==> flow/design.v (excerpt) <==
module PIPELINE(input clk,
                input rst,
                input btn,
                input on,
                output [31:0] imem_addr,
                input  [31:0] imem_data,
                output [31:0] dmem_addr,
                output [31:0] dmem_wdata,
                output        dmem_we,
                output        dmem_re,
                input  [31:0] dmem_rdata,
                output        wb_we,
                output [4:0]  wb_reg,
                output [31:0] wb_data);
For scale: ~5,600 cells after synthesis, roughly 1,400 flip-flops, roughly 200 I/O pins, roughly 71,000 um2 of cells after synthesis.
Settings: LEC_CHECK=0, CAP_MARGIN=20, CORE_MARGIN=2, CORE_UTILIZATION=72, CTS_CLUSTER_SIZE=32, PLACE_DENSITY_LB_ADDON=0.0, SETUP_SLACK_MARGIN=-0.15, SLEW_MARGIN=20; clock period 4.78 ns.
run.sh (not shown) runs the stock make flow with config.mk's settings and CLKGATE_MAP_FILE=.
The starting point ended with an error in global routing (ODB-0269).
Rerun with:
--- a/flow/config.mk
+++ b/flow/config.mk
@@ -8,7 +8,4 @@
 export CAP_MARGIN = 20
 export CORE_MARGIN = 2
-export CORE_UTILIZATION = 72
-export CTS_CLUSTER_SIZE = 32
-export PLACE_DENSITY_LB_ADDON = 0.0
-export SETUP_SLACK_MARGIN = -0.15
+export CORE_UTILIZATION = 57
 export SLEW_MARGIN = 20
==> flow/constraint.sdc (replaced) <==
create_clock -name core_clock -period 4.07 [get_ports {clk}]
set_input_delay 0.8140 -clock core_clock [delete_from_list [all_inputs] [get_ports {clk}]]
set_output_delay 0.8140 -clock core_clock [all_outputs]
set_load 0.01 [all_outputs]
Outcome: Now the flow finished but failed the layout checks on setup timing; die area went up by 26%; synthesized area stays the same; synthesized cell count does not change.
Rerun with:
--- a/flow/config.mk
+++ b/flow/config.mk
@@ -6,6 +6,8 @@
 export NUM_CORES = 4
 export LEC_CHECK = 0
+export ABC_AREA = 1
 export CAP_MARGIN = 20
 export CORE_MARGIN = 2
 export CORE_UTILIZATION = 57
+export CTS_CLUSTER_SIZE = 94
 export SLEW_MARGIN = 20
==> flow/constraint.sdc (replaced) <==
create_clock -name core_clock -period 3.47 [get_ports {clk}]
set_input_delay 0.6940 -clock core_clock [delete_from_list [all_inputs] [get_ports {clk}]]
set_output_delay 0.6940 -clock core_clock [all_outputs]
set_load 0.01 [all_outputs]
- The changed run reached the layout checks and failed them: setup timing
- hold slack gains 62 ps
- count of clock-buffer cells in the layout grows by 5
- core utilization grows by 0.61 points
- sequential share of layout area drops by 2.2 points
- total power goes up by about 27%
- wire length is higher by about 30%
Rerun with:
--- a/flow/config.mk
+++ b/flow/config.mk
@@ -6,8 +6,6 @@
 export NUM_CORES = 4
 export LEC_CHECK = 0
-export ABC_AREA = 1
 export CAP_MARGIN = 20
 export CORE_MARGIN = 2
-export CORE_UTILIZATION = 57
-export CTS_CLUSTER_SIZE = 94
+export CORE_UTILIZATION = 61
 export SLEW_MARGIN = 20
==> flow/constraint.sdc (replaced) <==
create_clock -name core_clock -period 4.98 [get_ports {clk}]
set_input_delay 0.9960 -clock core_clock [delete_from_list [all_inputs] [get_ports {clk}]]
set_output_delay 0.9960 -clock core_clock [all_outputs]
set_load 0.01 [all_outputs]
After rerunning:
- The changed run finished with setup timing left
- hold slack got worse by 5.0 ps
- wire length falls by 24%
- synthesized cell count goes down by 35%
- power goes down by 36%
- clock skew rises by 5.1 ps
Rerun with:
--- a/flow/config.mk
+++ b/flow/config.mk
@@ -8,4 +8,4 @@
 export CAP_MARGIN = 20
 export CORE_MARGIN = 2
-export CORE_UTILIZATION = 61
+export CORE_UTILIZATION = 52
 export SLEW_MARGIN = 20
==> flow/constraint.sdc (replaced) <==
create_clock -name core_clock -period 4.15 [get_ports {clk}]
set_input_delay 0.8300 -clock core_clock [delete_from_list [all_inputs] [get_ports {clk}]]
set_output_delay 0.8300 -clock core_clock [all_outputs]
set_load 0.01 [all_outputs]
The new run produced a layout that fails on setup timing; worst setup slack gets worse by 740 ps; cell area came out higher by 3.4%; global-route usage goes down by 5.2 points; final cell count increases by 6.1%; sequential power rises by 19%; routed wire length rose by 1.9%; power grows by 22%.

run 1:
Starting RTL as in the previous note.
Settings: LEC_CHECK=0, ABC_AREA=0, CAP_MARGIN=20, CELL_PAD_IN_SITES_DETAIL_PLACEMENT=0, CORE_MARGIN=2, CORE_UTILIZATION=70, CTS_CLUSTER_SIZE=41, MAX_ROUTING_LAYER=met4, PLACE_DENSITY_LB_ADDON=0.01, SETUP_SLACK_MARGIN=-0.14, SLEW_MARGIN=25, TNS_END_PERCENT=80; clock period 4.6 ns.
Flow for run 1 halted at global routing, error code ODB-0269.
Inputs modified between run 1 and run 2:
Settings: a change of CORE_UTILIZATION from 70 to 40; a deleted TNS_END_PERCENT that had been 80; a deleted CELL_PAD_IN_SITES_DETAIL_PLACEMENT that had been 0; a deleted CTS_CLUSTER_SIZE that had been 41; a change of SLEW_MARGIN from 25 to 20; a deleted MAX_ROUTING_LAYER that had been met4; a deleted ABC_AREA that had been 0; a deleted PLACE_DENSITY_LB_ADDON that had been 0.01; a deleted SETUP_SLACK_MARGIN that had been -0.14; a change of the clock period (ns, I/O delays scaled along) from 4.6 to 6.25.
==> results <==
- Compared with run 1, run 2 shows die size that has gone up by more than half.
- Having completed the whole flow, run 2 delivered a layout that passed the timing, design-rule and antenna checks.
- Run 1 and run 2 ended up with nearly the same synthesized area.
- Post-CTS setup buffer count sits lower in run 2 than in run 1.
- The standard-cell row count in run 2 is 1.3 times that in run 1.

Starting RTL as in the previous note.
clock: 4.74 ns
lec_check: 0
cap_margin: 20
core_margin: 2
core_utilization: 72
cts_cluster_size: 23
place_density_lb_addon: 0.0
setup_slack_margin: 1.28
slew_margin: 20
The baseline failed in global routing on GRT-0232.
Next try:
Settings changed: CORE_UTILIZATION 72 to 41, CTS_CLUSTER_SIZE 23 to unset, PLACE_DENSITY_LB_ADDON 0.0 to unset, SETUP_SLACK_MARGIN 1.28 to unset.
Clock period 4.74 ns to 6.25 ns, I/O delays scaled along.
Now the flow went through all stages and came out clean.
Die size rose by well over a third.
Area after synthesis does not change.
Synthesized cell count does not change.
Next try:
Settings changed: ABC_AREA set to 1, CORE_UTILIZATION 41 to 72.
Clock period 6.25 ns to 1.75 ns, I/O delays scaled along.
What happened:
- This time the run failed in global routing
- synthesized cell count increases by 53%
- synthesized area increases by 3.8%
- die size decreases by 41%
Next try:
Settings changed: ABC_AREA 1 to unset, CORE_UTILIZATION 72 to 63.
Clock period 1.75 ns to 4.98 ns, I/O delays scaled along.
=> The new run finished with negative setup slack left. Synthesized area shrinks by 3.7%. Die size grows by 10%. Synthesized cell count shrinks by 35%.
Next try:
Settings changed: CORE_UTILIZATION 63 to 59.
Clock period 4.98 ns to 3.84 ns, I/O delays scaled along.
Effect: The changed run ran to the end with violations: negative setup slack. Routed wire length goes up by 3.1%. Global-route usage drops by 1.5 points. Core utilization shrinks by 1.8 points. Power is higher by 32%. Clock power climbs by 29%. Register-to-register slack gets worse by 1.1 ns. Sequential power rose by 29%. Area after synthesis is unchanged. Cell area came out higher by 4.1%.
Next try:
Settings changed: CORE_UTILIZATION 59 to 72, CTS_CLUSTER_DIAMETER set to 376.
Clock period 3.84 ns to 2.0 ns, I/O delays scaled along.
=> The changed run died in global routing on GRT-0116; synthesized cell count is unchanged; die area went down by about a fifth; synthesized area stays the same.

Starting RTL as in the previous note.
## PIPELINE
module PIPELINE(input clk,
                input rst,
                input btn,
                input on,
                output [31:0] imem_addr,
                input  [31:0] imem_data,
                output [31:0] dmem_addr,
                output [31:0] dmem_wdata,
                output        dmem_we,
                output        dmem_re,
                input  [31:0] dmem_rdata,
                output        wb_we,
                output [4:0]  wb_reg,
                output [31:0] wb_data);
Settings: LEC_CHECK=0, CAP_MARGIN=20, CORE_MARGIN=2, CORE_UTILIZATION=72, PLACE_DENSITY_LB_ADDON=0.0, SETUP_SLACK_MARGIN=1.48, SLEW_MARGIN=20; clock period 4.98 ns.
The baseline did not get past global routing (5_1_grt) with ODB-0269.
Next try:
--- a/flow/config.mk
+++ b/flow/config.mk
@@ -10,3 +10 @@
-export CORE_UTILIZATION = 72
-export PLACE_DENSITY_LB_ADDON = 0.0
-export SETUP_SLACK_MARGIN = 1.48
+export CORE_UTILIZATION = 40
==> flow/constraint.sdc (replaced) <==
create_clock -name core_clock -period 3.47 [get_ports {clk}]
set_input_delay 0.6940 -clock core_clock [delete_from_list [all_inputs] [get_ports {clk}]]
set_output_delay 0.6940 -clock core_clock [all_outputs]
set_load 0.01 [all_outputs]
The new run reached the layout checks and failed them: negative setup slack.
Die size increases by 79%.
Synthesized cell count does not change.
Area after synthesis is unchanged.
Next try:
--- a/flow/config.mk
+++ b/flow/config.mk
@@ -10 +10,2 @@
-export CORE_UTILIZATION = 40
+export CORE_UTILIZATION = 68
+export CTS_CLUSTER_SIZE = 31
==> flow/constraint.sdc (replaced) <==
create_clock -name core_clock -period 4.68 [get_ports {clk}]
set_input_delay 0.9360 -clock core_clock [delete_from_list [all_inputs] [get_ports {clk}]]
set_output_delay 0.9360 -clock core_clock [all_outputs]
set_load 0.01 [all_outputs]
Result: The changed run completed and failed the layout checks on negative setup slack; register-to-register slack improves by 1.2 ns; die size shrinks by 41%; non-clock buffer count shrinks by 233; total power shrinks by 26%; final area shrinks by 4.7%; final cell count shrinks by 14%; fmax shrinks by 0.41%; clock-buffer cell count shrinks by 28.
Next try:
--- a/flow/config.mk
+++ b/flow/config.mk
@@ -7,0 +8 @@
+export ABC_AREA = 1
@@ -10,2 +11,2 @@
-export CORE_UTILIZATION = 68
-export CTS_CLUSTER_SIZE = 31
+export CORE_UTILIZATION = 59
+export CTS_CLUSTER_SIZE = 94
==> flow/constraint.sdc (replaced) <==
create_clock -name core_clock -period 3.01 [get_ports {clk}]
set_input_delay 0.6020 -clock core_clock [delete_from_list [all_inputs] [get_ports {clk}]]
set_output_delay 0.6020 -clock core_clock [all_outputs]
set_load 0.01 [all_outputs]
Effect:
- The new run reached the layout checks and failed them: negative setup slack
- cell count went up by about 46%
- worst setup slack got worse by 0.38 ns
- total power increases by 67%
- routed wire length increases by about 20%
- clock-buffer cell count climbs by 13
- clock skew rises by 0.0048 ns
- clock power rises by 52%
- utilization came out lower by 6.2 points
- register-to-register slack gets worse by 0.38 ns
- synthesized cell count rose by about 53%
Next try:
--- a/flow/config.mk
+++ b/flow/config.mk
@@ -8 +7,0 @@
-export ABC_AREA = 1
@@ -11,2 +10,3 @@
-export CORE_UTILIZATION = 59
-export CTS_CLUSTER_SIZE = 94
+export CORE_UTILIZATION = 72
+export CTS_CLUSTER_SIZE = 40
+export PLACE_DENSITY = 0.66
==> flow/constraint.sdc (replaced) <==
create_clock -name core_clock -period 4.98 [get_ports {clk}]
set_input_delay 0.9960 -clock core_clock [delete_from_list [all_inputs] [get_ports {clk}]]
set_output_delay 0.9960 -clock core_clock [all_outputs]
set_load 0.01 [all_outputs]
This time the run aborted during global routing (5_1_grt) with ODB-0269.
Die area decreases by about a fifth.
Synthesized area decreases by a few percent.
Synthesized cell count decreases by a quarter to a third.
Next try:
--- a/flow/config.mk
+++ b/flow/config.mk
@@ -10,3 +10,2 @@
-export CORE_UTILIZATION = 72
-export CTS_CLUSTER_SIZE = 40
-export PLACE_DENSITY = 0.66
+export CORE_UTILIZATION = 61
+export SETUP_SLACK_MARGIN = 0.16
==> flow/constraint.sdc (replaced) <==
create_clock -name core_clock -period 3.47 [get_ports {clk}]
set_input_delay 0.6940 -clock core_clock [delete_from_list [all_inputs] [get_ports {clk}]]
set_output_delay 0.6940 -clock core_clock [all_outputs]
set_load 0.01 [all_outputs]
Effect:
- This time the run ran to the end with violations: negative setup slack
- area after synthesis does not change
- synthesized cell count stays the same
- die size came out higher by 18%

PIPELINE again, from the RTL that the note above started with.
export LEC_CHECK = 0
export CAP_MARGIN = 20
export CORE_MARGIN = 2
export CORE_UTILIZATION = 72
export CTS_CLUSTER_DIAMETER = 376
export CTS_CLUSTER_SIZE = 15
export PLACE_DENSITY_LB_ADDON = 0.07
export SLEW_MARGIN = 20
create_clock -name core_clock -period 2.0 [get_ports {clk}]
The starting point never finished: it broke off in detailed placement (3_5_place_dp) on DPL-0033.
Change:
Settings changed: CTS_CLUSTER_SIZE 15 to default, PLACE_DENSITY_LB_ADDON 0.07 to 0.06, SETUP_SLACK_MARGIN from default to -0.18.
Clock period 2.0 ns to 1.9 ns, I/O delays scaled along.
What happened: Now the flow died in clock tree synthesis (4_1_cts). Synthesized cell count does not change. Die size stays the same. Synthesized area does not change.

## lane 1
Starting RTL as in the previous note.
Settings: LEC_CHECK=0, ABC_AREA=1, CAP_MARGIN=20, CELL_PAD_IN_SITES_DETAIL_PLACEMENT=0, CORE_MARGIN=5, CORE_UTILIZATION=57, GPL_ROUTABILITY_DRIVEN=0, MIN_ROUTING_LAYER=met2, SETUP_SLACK_MARGIN=-0.43, SLEW_MARGIN=20, TNS_END_PERCENT=75; clock period 5.84 ns.
Tool error GRT-0116 stopped lane 1 during global routing (5_1_grt); no final results.
### lane 1 -> lane 2
Settings: TNS_END_PERCENT no longer set, was 75; SLEW_MARGIN now 35, was 20; CORE_UTILIZATION now 40, was 57; CELL_PAD_IN_SITES_DETAIL_PLACEMENT no longer set, was 0; CORE_MARGIN now 2, was 5; GPL_TIMING_DRIVEN now 0, previously not set; SETUP_SLACK_MARGIN no longer set, was -0.43; the clock period (ns, I/O delays scaled along) now 6.5, was 5.84.
[summary]
Lane 2 did not run to completion, as it errored out during global routing (5_1_grt).
Reported for lane 2 and lane 1, net count of the mapped netlist turned out identical to the last digit.
Detailed-placement wirelength estimate deteriorates in lane 2 relative to lane 1.
Compared with lane 1, lane 2 shows a higher placed standard-cell area.
The run showing the smaller count of placed standard cells including taps is lane 1.
Lane 1 → lane 2: setup slack at placement moved down; die area rose 37%; number of placement rows increased by 25 relative to the old numbers.

== run A ==
Starting RTL as in the previous note.
Settings: LEC_CHECK=0, ABC_AREA=0, CAP_MARGIN=20, CELL_PAD_IN_SITES_DETAIL_PLACEMENT=0, CORE_MARGIN=2, CORE_UTILIZATION=66, CTS_CLUSTER_SIZE=41, MAX_ROUTING_LAYER=met4, PLACE_DENSITY_LB_ADDON=0.01, SLEW_MARGIN=25, TNS_END_PERCENT=80; clock period 4.6 ns.
Run A completed end to end; final checks failed (negative setup slack).
Changes in run B relative to run A:
Settings: TNS_END_PERCENT: 80 -> 25; CORE_UTILIZATION: 66 -> 61; CTS_CLUSTER_SIZE: 41 -> unset.
==> comparison <==
Although run B finished all stages, its layout failed final checks on negative setup slack. Between run A and run B, the difference in post-detailed-placement cell area is negligible. Run B gives less global placer's final weighted congestion than run A did. Higher critical path depth among run A and run B: run B.
### run B -> run C
Settings: PLACE_DENSITY_LB_ADDON no longer set, was 0.01; TNS_END_PERCENT now 5, was 25; PLACE_DENSITY now 0.5, previously not set; CORE_UTILIZATION now 56, was 61; the clock period (ns, I/O delays scaled along) now 2.11, was 4.6.
### Flow results
Nothing crashed in run C and all stages finished; the problem is that the final layout failed, the offending checks being negative setup slack.
On core area: run C sits above run B.
Higher global-route usage was reported by run B, not run C.
Run B ended up with register to register as its path type of the worst min-delay path; run C ended up with input pin to register.
The lower worst hold margin came out of run C.
Row worst setup slack: run C lower / run B higher
Per the comparison of run C with run B, final worst-path cycle share increased by 140 points relative to the old numbers; worst slew margin relative to its limit rose 13 points; layout overhead on the synthesized area now larger.
Input-level comparison between run D and run C:
Settings: removing PLACE_DENSITY (formerly 0.5); setting CTS_CLUSTER_SIZE to 41 for the first time; setting PLACE_DENSITY_LB_ADDON to 0.01 for the first time; changing TNS_END_PERCENT from 5 to 80; changing CORE_UTILIZATION from 56 to 72; setting SETUP_SLACK_MARGIN to -0.14 for the first time; changing the clock period (ns, I/O delays scaled along) from 2.11 to 4.6.
==> comparison <==
Status: run D FAILED at global routing (5_1_grt) (tool error)
Run D vs run C: site row count down by more than 10%
Placeable core region, run D and run C: smaller value in run D
Re height of the chip: run D and run C aren't equal, and the lower value belongs to run D.
Number of cells in the design after placement (run D over run C): decrease, 11%
Share of the yosys chip area belonging to registers came out exactly the same in run D and run C.
Reported for run D and run C, number of cells produced by synthesis turned out identical to the last digit.
Relative to run C, the effective utilization at floorplan of run D is higher by 16 points.
Comparing run D and run C, the higher clock buffer count from CTS is on run C.
Re chip area: run D is about 22% down on run C.
No activity file was given, so power comes from the tool's default toggle rates.
